## run A
// alu16
module alu16(CK, reset, start, instruction, inputR1, inputR2, outputR, busy, done);
==> flow/config.mk <==
export PLATFORM = sky130hd
export DESIGN_NAME = alu16
export DESIGN_NICKNAME = alu16
export VERILOG_FILES = /design/flow/design.v
export SDC_FILE = /design/flow/constraint.sdc
export NUM_CORES = 4
export LEC_CHECK = 0
export ABC_AREA = 1
export CAP_MARGIN = 20
export CORE_MARGIN = 2
export CORE_UTILIZATION = 64
export CTS_CLUSTER_DIAMETER = 400
export CTS_CLUSTER_SIZE = 98
export PLACE_DENSITY = 0.35
export SLEW_MARGIN = 20
==> flow/constraint.sdc <==
create_clock -name core_clock -period 4.26 [get_ports {CK}]
set_input_delay 0.8520 -clock core_clock [delete_from_list [all_inputs] [get_ports {CK}]]
set_output_delay 0.8520 -clock core_clock [all_outputs]
set_load 0.01 [all_outputs]
run.sh (not shown) runs the stock make flow with config.mk's settings and CLKGATE_MAP_FILE=.
Stage in which a tool error killed run A: 5_1_grt.
Modified inputs, run B compared to run A
# run A
export LEC_CHECK = 0
export ABC_AREA = 1
export CAP_MARGIN = 20
export CORE_MARGIN = 2
export CORE_UTILIZATION = 64
export CTS_CLUSTER_DIAMETER = 400
export CTS_CLUSTER_SIZE = 98
export PLACE_DENSITY = 0.35
export SLEW_MARGIN = 20
create_clock -name core_clock -period 4.26 [get_ports {CK}]
# run B
export LEC_CHECK = 0
export ABC_AREA = 1
export CAP_MARGIN = 20
export CORE_MARGIN = 2
export CORE_UTILIZATION = 58
export SLEW_MARGIN = 20
create_clock -name core_clock -period 4.09 [get_ports {CK}]
Findings:
The final report for run B shows a completed flow and a layout that fails verification, specifically setup timing.
Side by side, floorplan row count turned out higher in run B than in run A.
On weighted congestion reported at the end of routability-driven placement: between run B and run A, it ends up lower for run B.
Between run B and run A, the worst slack at placement is higher for run A.
[compare] base=run A new=run B: number of H-tree levels neither gained nor lost much; distinct cell type count of the synthesized netlist barely changed; post-CTS repair timing setup buffer count went up 16%; die height +4.9%.
In terms of cell count listed in synth_stat.txt, run B and run A differ only marginally.
Status: placed wire-length estimate parity (run B, run A)

---

The RTL this note starts from:
==> flow/design.v <==
module and4(in1, in2, out);
	input [3:0] in1, in2;
	output[3:0] out;
	and a1(out[0], in1[0], in2[0]);
	and a2(out[1], in1[1], in2[1]);
	and a3(out[2], in1[2], in2[2]);
	and a4(out[3], in1[3], in2[3]);
endmodule
module and16(in1, in2, out);
	input [15:0] in1, in2;
	output[15:0] out;
	and4 a11(.in1(in1[3:0]), .in2(in2[3:0]), .out(out[3:0]));
	and4 a12(.in1(in1[7:4]), .in2(in2[7:4]), .out(out[7:4]));
	and4 a13(.in1(in1[11:8]), .in2(in2[11:8]), .out(out[11:8]));
	and4 a14(.in1(in1[15:12]), .in2(in2[15:12]), .out(out[15:12]));
endmodule
module or4(in1, in2, out);
	input [3:0] in1, in2;
	output[3:0] out;
	or a1(out[0], in1[0], in2[0]);
	or a2(out[1], in1[1], in2[1]);
	or a3(out[2], in1[2], in2[2]);
	or a4(out[3], in1[3], in2[3]);
endmodule
module or16(in1, in2, out);
	input [15:0] in1, in2;
	output[15:0] out;
	or4 a11(.in1(in1[3:0]), .in2(in2[3:0]), .out(out[3:0]));
	or4 a12(.in1(in1[7:4]), .in2(in2[7:4]), .out(out[7:4]));
	or4 a13(.in1(in1[11:8]), .in2(in2[11:8]), .out(out[11:8]));
	or4 a14(.in1(in1[15:12]), .in2(in2[15:12]), .out(out[15:12]));
endmodule
module complent(in, go, CK, reset, out, busy, fin);
	input  [15:0] in;
	input  go;
	input  CK, reset;
	output reg [15:0] out;
	output reg busy;
	output reg fin;
	reg [15:0] m;
	reg [15:0] o, mm, c;
	always@(posedge CK) begin
		if(reset) begin
			busy <= 1'b0;
			fin  <= 1'b0;
		end
		else begin
			fin <= 1'b0;
			if(busy == 1'b0) begin
				if(go) begin
					o  = 16'hffff ^ in;
					mm = 16'h0001;
					c  = o & mm;
					o  = o ^ mm;
					mm = c << 1;
					out  <= o;
					m    <= mm;
					busy <= 1'b1;
				end
			end
			else if(m == 16'h0000) begin
				busy <= 1'b0;
				fin  <= 1'b1;
			end
			else begin
				out <= out ^ m;
				m   <= (out & m) << 1;
			end
		end
	end
endmodule
module adder(in1, in2, go, CK, reset, out, busy, fin);
	input [15:0] in1, in2;
	input go;
	input CK, reset;
	output reg [15:0] out;
	output reg busy;
	output reg fin;
	reg [15:0] cc;
	reg [15:0] o, c, m;
	always@(posedge CK) begin
		if(reset) begin
			busy <= 1'b0;
			fin  <= 1'b0;
		end
		else begin
			fin <= 1'b0;
			if(busy == 1'b0) begin
				if(go) begin
					o = in1 ^ in2;
					c = in1 & in2;
					c = c << 1;
					if(c == 16'h0000) begin
						busy <= 1'b0;
						fin  <= 1'b1;
					end
					else begin
						m = o & c;
						o = o ^ c;
						c = m << 1;
						busy <= 1'b1;
					end
					out <= o;
					cc  <= c;
				end
			end
			else if(cc == 16'h0000) begin
				busy <= 1'b0;
				fin  <= 1'b1;
			end
			else begin
				out <= out ^ cc;
				cc  <= (out & cc) << 1;
			end
		end
	end
endmodule
module muler(in1, in2, go, CK, reset, out, busy, fin);
	input		[15:0] in1, in2;
	input		go;
	input  		CK, reset;
	output reg	[15:0] out;
	output reg  busy;
	output reg  fin;
	reg[15:0] m1, m2;
	reg[15:0] a1, a2, o;
	always @(posedge CK) begin
		if(reset) begin
			busy <= 1'b0;
			fin  <= 1'b0;
		end
		else begin
			fin <= 1'b0;
			if(busy == 1'b0 && go == 1'b0) begin
			end
			else begin
				if(busy == 1'b0) begin
					a1 = in1;
					a2 = in2;
					o  = 16'h0000;
				end
				else begin
					a1 = m1;
					a2 = m2;
					o  = out;
				end
				if(a2[0] == 1'b1)
					o = o + a1;
				a1 = a1 << 1;
				a2 = a2 >> 1;
				m1  <= a1;
				m2  <= a2;
				out <= o;
				if(a2 == 16'h0000) begin
					busy <= 1'b0;
					fin  <= 1'b1;
				end
				else
					busy <= 1'b1;
			end
		end
	end
endmodule
module diver(in1, in2, go, CK, reset, reminder, quotient, busy, fin);
	input [15:0] in1, in2;
	input go;
	input CK, reset;
	output reg [15:0] reminder, quotient;
	output reg busy;
	output reg fin;
	reg [31:0] m1, m2;
	reg [15:0] divisor;
	reg [4:0]  cnt;
	reg [31:0] t1, t2;
	reg [15:0] d;
	reg [4:0]  n;
	always @(posedge CK) begin
		if(reset) begin
			busy <= 1'b0;
			fin  <= 1'b0;
		end
		else begin
			fin <= 1'b0;
			if(busy == 1'b0 && go == 1'b0) begin
			end
			else begin
				if(busy == 1'b0) begin
					t1 = {16'h0000, in1};
					t2 = {in2, 16'h0000};
					d  = in2;
					n  = 5'b00000;
				end
				else begin
					t1 = m1;
					t2 = m2;
					d  = divisor;
					n  = cnt;
				end
				if(n < 5'b10001) begin
					if(t1[31:16] >= d)
						t1 = t1 - t2 + 1'b1;
					t1 = t1 << 1;
					n  = n + 1'b1;
					busy <= 1'b1;
				end
				else begin
					busy <= 1'b0;
					fin  <= 1'b1;
				end
				if(n == 5'b10000) begin
					if(t1[31:16] >= d)
						t1 = t1 - t2 + 1'b1;
					reminder <= t1[31:16];
					quotient <= t1[15:0];
				end
				m1      <= t1;
				m2      <= t2;
				divisor <= d;
				cnt     <= n;
			end
		end
	end
endmodule
module mux3to8(in, in1, in2, in3, in4, in5, in6, in7, select, out);
	input [15:0] in, in1, in2, in3, in4, in5, in6, in7;
	input [2:0]  select;
	output reg [15:0] out;
	always @(*) begin
		case(select)
			3'b000:out = in;
			3'b001:out = in1;
			3'b010:out = in2;
			3'b011:out = in3;
			3'b100:out = in4;
			3'b101:out = in5;
			3'b110:out = in6;
			3'b111:out = in7;
		endcase
	end
endmodule
module alu16(CK, reset, start, instruction, inputR1, inputR2, outputR, busy, done);
	input [15:0] inputR1, inputR2;
	input [2:0] instruction;
	input CK, reset, start;
	output[15:0] outputR;
	output busy;
	output done;
	reg  [2:0]  op;
	reg  [15:0] out5, out6;
	reg         finL;
	wire [3:0]  busyL;
	wire [3:0]  finU;
	wire        go;
	wire  [15:0] out, out1, out2, out3, out4, and_o, or_o;
	assign go = start & ~busy;
	adder add(
		.in1(inputR1),
		.in2(inputR2),
		.go(go & (instruction == 3'b000)),
		.CK(CK),
		.reset(reset),
		.out(out),
		.busy(busyL[0]),
		.fin(finU[0])
	);
	complent com(
		.in(inputR1),
		.go(go & (instruction == 3'b001)),
		.CK(CK),
		.reset(reset),
		.out(out1),
		.busy(busyL[1]),
		.fin(finU[1])
	);
	muler mul(
		.in1(inputR1),
		.in2(inputR2),
		.go(go & (instruction == 3'b010)),
		.CK(CK),
		.reset(reset),
		.out(out2),
		.busy(busyL[2]),
		.fin(finU[2])
	);
	diver div(
		.in1(inputR1),
		.in2(inputR2),
		.go(go & ((instruction == 3'b011) | (instruction == 3'b100))),
		.CK(CK),
		.reset(reset),
		.reminder(out3),
		.quotient(out4),
		.busy(busyL[3]),
		.fin(finU[3])
	);
	and16 and1(inputR1, inputR2, and_o);
	or16 or1(inputR1, inputR2, or_o);
	mux3to8 outp(
		.in(out),
		.in1(out1),
		.in2(out2),
		.in3(out3),
		.in4(out4),
		.in5(out5),
		.in6(out6),
		.in7(16'h0000),
		.select(op),
		.out(outputR)
	);
	always @(posedge CK) begin
		if(reset) begin
			finL <= 1'b0;
		end
		else begin
			finL <= go & ((instruction == 3'b101) | (instruction == 3'b110) | (instruction == 3'b111));
			if(go) begin
				op   <= instruction;
				out5 <= and_o;
				out6 <= or_o;
			end
		end
	end
	assign busy = busyL[0] | busyL[1] | busyL[2] | busyL[3];
	assign done = finL | finU[0] | finU[1] | finU[2] | finU[3];
endmodule
clock: 7.5 ns
lec_check: 0
cap_margin: 20
cell_pad_in_sites_detail_placement: 2
cell_pad_in_sites_global_placement: 1
core_margin: 2
core_utilization: 40
max_routing_layer: met5
min_routing_layer: met2
setup_slack_margin: -0.5
slew_margin: 40
tns_end_percent: 35
The baseline finished but failed the layout checks on setup timing.
Then changed:
==> flow/config.mk (replaced) <==
export PLATFORM = sky130hd
export DESIGN_NAME = alu16
export DESIGN_NICKNAME = alu16
export VERILOG_FILES = /design/flow/design.v
export SDC_FILE = /design/flow/constraint.sdc
export NUM_CORES = 4
export LEC_CHECK = 0
export CAP_MARGIN = 20
export CORE_MARGIN = 2
export CORE_UTILIZATION = 40
export SLEW_MARGIN = 20
==> flow/constraint.sdc (replaced) <==
create_clock -name core_clock -period 7.37 [get_ports {CK}]
set_input_delay 1.4740 -clock core_clock [delete_from_list [all_inputs] [get_ports {CK}]]
set_output_delay 1.4740 -clock core_clock [all_outputs]
set_load 0.01 [all_outputs]
=> The changed run ran to the end with no violations. Non-clock buffer count shrinks by 41. Routed wire length went down by a quarter to a third. Setup slack improved by 610 ps. Via count came out lower by a quarter to a third. Flip-flop count stays the same. First-iteration DRC count came out lower by well over a third. Design area shrinks slightly. Sequential power stays flat. Count of clock-buffer cells in the layout does not change. Final cell count drops by a few percent.
Then changed:
--- a/flow/config.mk
+++ b/flow/config.mk
@@ -9,3 +9,5 @@
 export CORE_MARGIN = 2
-export CORE_UTILIZATION = 40
+export CORE_UTILIZATION = 72
+export CTS_CLUSTER_SIZE = 19
+export PLACE_DENSITY_LB_ADDON = 0.27
 export SLEW_MARGIN = 20
==> flow/constraint.sdc (replaced) <==
create_clock -name core_clock -period 6.12 [get_ports {CK}]
set_input_delay 1.2240 -clock core_clock [delete_from_list [all_inputs] [get_ports {CK}]]
set_output_delay 1.2240 -clock core_clock [all_outputs]
set_load 0.01 [all_outputs]
Result:
- The new run stopped in global routing, error GRT-0116
- die size falls by about 44%
- synthesized area is unchanged
- synthesized cell count stays the same
Then changed:
--- a/flow/config.mk
+++ b/flow/config.mk
@@ -9,5 +9,4 @@
 export CORE_MARGIN = 2
-export CORE_UTILIZATION = 72
-export CTS_CLUSTER_SIZE = 19
-export PLACE_DENSITY_LB_ADDON = 0.27
+export CORE_UTILIZATION = 66
+export SETUP_SLACK_MARGIN = -0.13
 export SLEW_MARGIN = 20
==> flow/constraint.sdc (replaced) <==
create_clock -name core_clock -period 6.18 [get_ports {CK}]
set_input_delay 1.2360 -clock core_clock [delete_from_list [all_inputs] [get_ports {CK}]]
set_output_delay 1.2360 -clock core_clock [all_outputs]
set_load 0.01 [all_outputs]
Effect: This time the run completed, yet does not pass: setup timing; synthesized area is unchanged; die size is higher by a little under a tenth; synthesized cell count is unchanged.
Power figures rest on the tool's default switching activity, not on a simulated workload.
